north:
==> flow/design.v (excerpt) <==
module gainBal (
    input  wire             clk,
    input  wire             rstn,
    input  wire             din_val,
    input  wire [255:0]     din,
    input  wire [63:0]      gain,
    input  wire [31:0]      bal,
    output reg              dout_val,
    output reg  [255:0]     dout
);
reg [7:0]  gain_mem[7:0];
reg [7:0]  bal_mem[3:0];
reg [15:0] mult[0:7];
reg [47:0] quot[0:7];
integer i, j, k, l;
always @* begin
    for (l=0; l<8; l=l+1) begin
        gain_mem[l]     = gain[8*l +: 8];
        if (l < 4)
            bal_mem[l]  = bal[8*l +: 8];
    end
end
always @(posedge clk or negedge rstn) begin
    if (!rstn) begin
        for (i=0; i<8; i=i+1) begin
            mult[i] <= 16'd0;
        end
    end
    else begin
        for (i=0; i<4; i=i+1) begin
            mult[2*i  ] <= {{8{gain_mem[2*i  ][7]}}, gain_mem[2*i  ]} * {{8{~bal_mem[i][7]}}, ~bal_mem[i]};
            mult[2*i+1] <= {{8{gain_mem[2*i+1][7]}}, gain_mem[2*i+1]} * {{8{ bal_mem[i][7]}},  bal_mem[i]};
        end
    end
end
always @(posedge clk or negedge rstn) begin
    if (!rstn) begin
        dout_val    <= 1'b0;
        for (j=0; j<8; j=j+1) begin
            quot[j] <= 48'd0;
        end
    end
    else begin
  ...
Settings: LEC_CHECK=0, ABC_AREA=1, CAP_MARGIN=20, CORE_ASPECT_RATIO=0.72, CORE_MARGIN=2, CORE_UTILIZATION=72, CTS_CLUSTER_DIAMETER=376, CTS_CLUSTER_SIZE=100, HOLD_SLACK_MARGIN=0.3, PLACE_DENSITY=0.37, SLEW_MARGIN=20, TNS_END_PERCENT=10; clock period 4.7 ns.
run.sh (not shown) runs the stock make flow with config.mk's settings and CLKGATE_MAP_FILE=.
For north, the flow was terminated by a tool error in global routing and produced no final design.
> inputs changed (north -> south)
Settings: putting MIN_ROUTING_LAYER at met1 where nothing was set; clearing CORE_ASPECT_RATIO, which used to be 0.72; clearing CTS_CLUSTER_DIAMETER, which used to be 376; clearing ABC_AREA, which used to be 1; putting CELL_PAD_IN_SITES_GLOBAL_PLACEMENT at 3 where nothing was set; putting MAX_ROUTING_LAYER at met4 where nothing was set; putting GPL_ROUTABILITY_DRIVEN at 0 where nothing was set; clearing PLACE_DENSITY, which used to be 0.37; swapping 20 for 35 in SLEW_MARGIN; swapping 0.3 for 0.21 in HOLD_SLACK_MARGIN; clearing TNS_END_PERCENT, which used to be 10; swapping 72 for 50 in CORE_UTILIZATION; clearing CTS_CLUSTER_SIZE, which used to be 100; swapping 4.7 for 9.0 in the clock period (ns, I/O delays scaled along).
--- outcome ---
[compare] base=north new=south: post-synth design cell area saw a decrease; sequential share of the synthesized area saw an increase; HPWL reported at the end of detailed placement saw a decrease; number of rows created at floorplan saw an increase; vertical extent of the die saw an increase.
On area fraction in mux cells, north and south are neck and neck.
The remaining runs in north and south completed every stage, whereas north halted early.
north: it failed with a tool error in global routing, so there are no final results.
Relative to south, the following input files were edited for east:
Settings: removing HOLD_SLACK_MARGIN (formerly 0.21); removing MAX_ROUTING_LAYER (formerly met4); removing MIN_ROUTING_LAYER (formerly met1); setting ABC_AREA to 1 for the first time; setting CTS_CLUSTER_DIAMETER to 348 for the first time; changing CORE_UTILIZATION from 50 to 72; changing SLEW_MARGIN from 35 to 20; removing GPL_ROUTABILITY_DRIVEN (formerly 0); removing CELL_PAD_IN_SITES_GLOBAL_PLACEMENT (formerly 3); changing the clock period (ns, I/O delays scaled along) from 9.0 to 5.47.
==> results <==
- global routing: east exited with error
- Against south, east comes in about 9% higher on synthesized chip area reported by yosys.
- Any difference in hold buffer count at CTS between east and south is small enough to ignore.
- Higher clock buffer count from CTS among east and south: south
- Comparing east and south, the higher placed cell area is on east.
- In the floorplan summary, east is listed with a die area less than that of south.
[inputs] west vs east
Settings: SLEW_MARGIN changed from 20 to 15; PLACE_DENSITY_LB_ADDON newly set to 0.17; CAP_MARGIN changed from 20 to 35; CTS_CLUSTER_DIAMETER removed (was 348); CORE_UTILIZATION changed from 72 to 16; MIN_ROUTING_LAYER newly set to met2; the clock period (ns, I/O delays scaled along) changed from 5.47 to 12.7.
### Flow results
Both conditions hold for west: the flow ran to the end and the final layout passed the timing, DRC and antenna checks. The die size in east is 0.22 times that in west. west vs. east: placed standard-cell area now sits lower; sequential cell area fraction in the yosys report now sits at about the same level; buffer levels on the longest clock path now sits higher. east -> west: number of hold buffers added after cts delta 0, exact match. When west is set beside east, its final RePlAce weighted congestion turns out to be about 11% smaller. Synthesized cell count: east vs west, no meaningful difference. In west the overall die height turned out 110% higher than in east. On CTS H-tree depth: west sits above east. east -> west: fraction of synthesis flops using an asynchronous set or reset pin delta 0, exact match.

* * *

Starting RTL as in the previous note.
Settings: LEC_CHECK=0, CAP_MARGIN=20, CORE_MARGIN=2, CORE_UTILIZATION=40, SLEW_MARGIN=20; clock period 8.44 ns.
The starting point ran to the end with no violations.
Next try:
ABC_AREA = 0   (was unset)
CAP_MARGIN = 15   (was 20)
CELL_PAD_IN_SITES_GLOBAL_PLACEMENT = 2   (was unset)
CORE_UTILIZATION = 50   (was 40)
GPL_ROUTABILITY_DRIVEN = 1   (was unset)
HOLD_SLACK_MARGIN = 0.21   (was unset)
MAX_ROUTING_LAYER = met4   (was unset)
MIN_ROUTING_LAYER = met2   (was unset)
clock period = 12.7 ns   (was 8.44 ns; I/O delays follow)
After rerunning:
- The changed run ran to the end with no violations
- global-route usage goes up by 24 points
- hold slack is better by 0.17 ns
- final area falls by a few percent
- worst setup slack gains 2.6 ns
- critical path depth fell by 3
- utilization climbs by 9.2 points
- routed wire length came out higher by roughly a tenth
- sequential share of layout area is higher by 0.22 points
Next try:
ABC_AREA = unset   (was 0)
CAP_MARGIN = 20   (was 15)
CELL_PAD_IN_SITES_GLOBAL_PLACEMENT = unset   (was 2)
CORE_UTILIZATION = 40   (was 50)
GPL_ROUTABILITY_DRIVEN = unset   (was 1)
HOLD_SLACK_MARGIN = 0.14   (was 0.21)
MAX_ROUTING_LAYER = unset   (was met4)
MIN_ROUTING_LAYER = unset   (was met2)
SETUP_SLACK_MARGIN = -0.78   (was unset)
clock period = 9.0 ns   (was 12.7 ns; I/O delays follow)
The changed run completed without violations.
Cell count came out higher by 6.3%.
Via count came out lower by 26%.
Cell area came out higher by 2.6%.
Clock-buffer cell count came out lower by 1.
Clock skew came out lower by 0.011 ns.
First-iteration DRC count came out lower by 70%.
Utilization came out lower by 9.7 points.
Synthesized cell count is unchanged.
Critical path depth came out higher by 1.
Wire length came out lower by 7.9%.

* * *

gainBal again, from the RTL that the note above started with.
// gainBal
module gainBal (
    input  wire             clk,
    input  wire             rstn,
    input  wire             din_val,
    input  wire [255:0]     din,
    input  wire [63:0]      gain,
    input  wire [31:0]      bal,
    output reg              dout_val,
    output reg  [255:0]     dout
);
export LEC_CHECK = 0
export ABC_AREA = 0
export CAP_MARGIN = 5
export CELL_PAD_IN_SITES_GLOBAL_PLACEMENT = 0
export CORE_ASPECT_RATIO = 0.56
export CORE_MARGIN = 2
export CORE_UTILIZATION = 72
export CTS_CLUSTER_DIAMETER = 386
export CTS_CLUSTER_SIZE = 15
export GPL_ROUTABILITY_DRIVEN = 1
export HOLD_SLACK_MARGIN = 0.28
export PLACE_DENSITY_LB_ADDON = 0.01
export SETUP_SLACK_MARGIN = 0.58
export SLEW_MARGIN = 10
export TNS_END_PERCENT = 85
create_clock -name core_clock -period 2.01 [get_ports {clk}]
The first run finished but fails on setup timing.
==> next run, changes <==
Settings changed: ABC_AREA 0 to not set, CAP_MARGIN 5 to 20, CELL_PAD_IN_SITES_GLOBAL_PLACEMENT 0 to not set, CORE_ASPECT_RATIO 0.56 to not set, CORE_UTILIZATION 72 to 50, CTS_CLUSTER_DIAMETER 386 to not set, CTS_CLUSTER_SIZE 15 to not set, GPL_ROUTABILITY_DRIVEN 1 to 0, HOLD_SLACK_MARGIN 0.28 to 0.21, MIN_ROUTING_LAYER set to met2, PLACE_DENSITY_LB_ADDON 0.01 to not set, SETUP_SLACK_MARGIN 0.58 to not set, SLEW_MARGIN 10 to 35, TNS_END_PERCENT 85 to not set.
Clock period 2.01 ns to 9.0 ns, I/O delays scaled along.
Effect: The new run produced a clean layout. Sequential cell count does not change. Final area drops by roughly a tenth. Count of clock-buffer cells in the layout rose by 44. Wire length drops by roughly a tenth. Cell count goes down by a few percent. Setup slack improved by 5300 ps. Die size went up by well over a third. Core utilization goes down by 33 points. Critical path depth shrinks by 1. Global-route usage goes down by 2.9 points.
==> next run, changes <==
Settings changed: CORE_UTILIZATION 50 to 72, CTS_CLUSTER_SIZE set to 22, GPL_ROUTABILITY_DRIVEN 0 to not set, HOLD_SLACK_MARGIN 0.21 to not set, MIN_ROUTING_LAYER met2 to not set, SLEW_MARGIN 35 to 20.
Clock period 9.0 ns to 6.84 ns, I/O delays scaled along.
With this change the flow produced a layout that fails on setup timing.
Sequential share of layout area falls by 0.38 points.
Wire length is lower by 2.2%.
==> next run, changes <==
Settings changed: ABC_AREA set to 0, CAP_MARGIN 20 to 15, CELL_PAD_IN_SITES_GLOBAL_PLACEMENT set to 3, CORE_UTILIZATION 72 to 50, CTS_CLUSTER_SIZE 22 to not set, GPL_ROUTABILITY_DRIVEN set to 0, HOLD_SLACK_MARGIN set to 0.21, MAX_ROUTING_LAYER set to met4, MIN_ROUTING_LAYER set to met2.
Clock period 6.84 ns to 12.7 ns, I/O delays scaled along.
=>
- The changed run finished clean
- sequential share of layout area is higher by 0.48 points
- global-route usage is higher by 7.2 points
- clock-buffer cell count is higher by 7
- register-to-register slack improves by 4500 ps
- synthesized cell count does not change
- worst setup slack improves by 2800 ps
- non-clock buffer count is lower by 1581
- clock skew is about the same
==> next run, changes <==
Settings changed: ABC_AREA 0 to not set, CELL_PAD_IN_SITES_GLOBAL_PLACEMENT 3 to not set, CORE_UTILIZATION 50 to 72, CTS_CLUSTER_DIAMETER set to 314, GPL_ROUTABILITY_DRIVEN 0 to not set, HOLD_SLACK_MARGIN 0.21 to 0.29, MAX_ROUTING_LAYER met4 to not set, MIN_ROUTING_LAYER met2 to not set, SETUP_SLACK_MARGIN set to -0.59, TNS_END_PERCENT set to 5.
Clock period 12.7 ns to 5.84 ns, I/O delays scaled along.
After rerunning:
- This time the run finished with setup timing left
- final area is higher by 9.1%
- die area came out lower by 30%
- non-clock buffer count grows by 1829
- via count fell by 19%
==> next run, changes <==
Settings changed: CTS_CLUSTER_DIAMETER 314 to not set, HOLD_SLACK_MARGIN 0.29 to 0.3, SETUP_SLACK_MARGIN -0.59 to -0.51, TNS_END_PERCENT 5 to not set.
Clock period 5.84 ns to 5.05 ns, I/O delays scaled along.
Effect:
- The changed run completed, yet does not pass: setup timing
- core utilization goes up by 2.5 points
- synthesized cell count stays the same
- synthesized area is unchanged
- routed wire length goes up by 5.0%
- die area is unchanged
- cell count goes up by 1.4%
- design area goes up by 3.0%
- first-iteration DRC count hardly moves
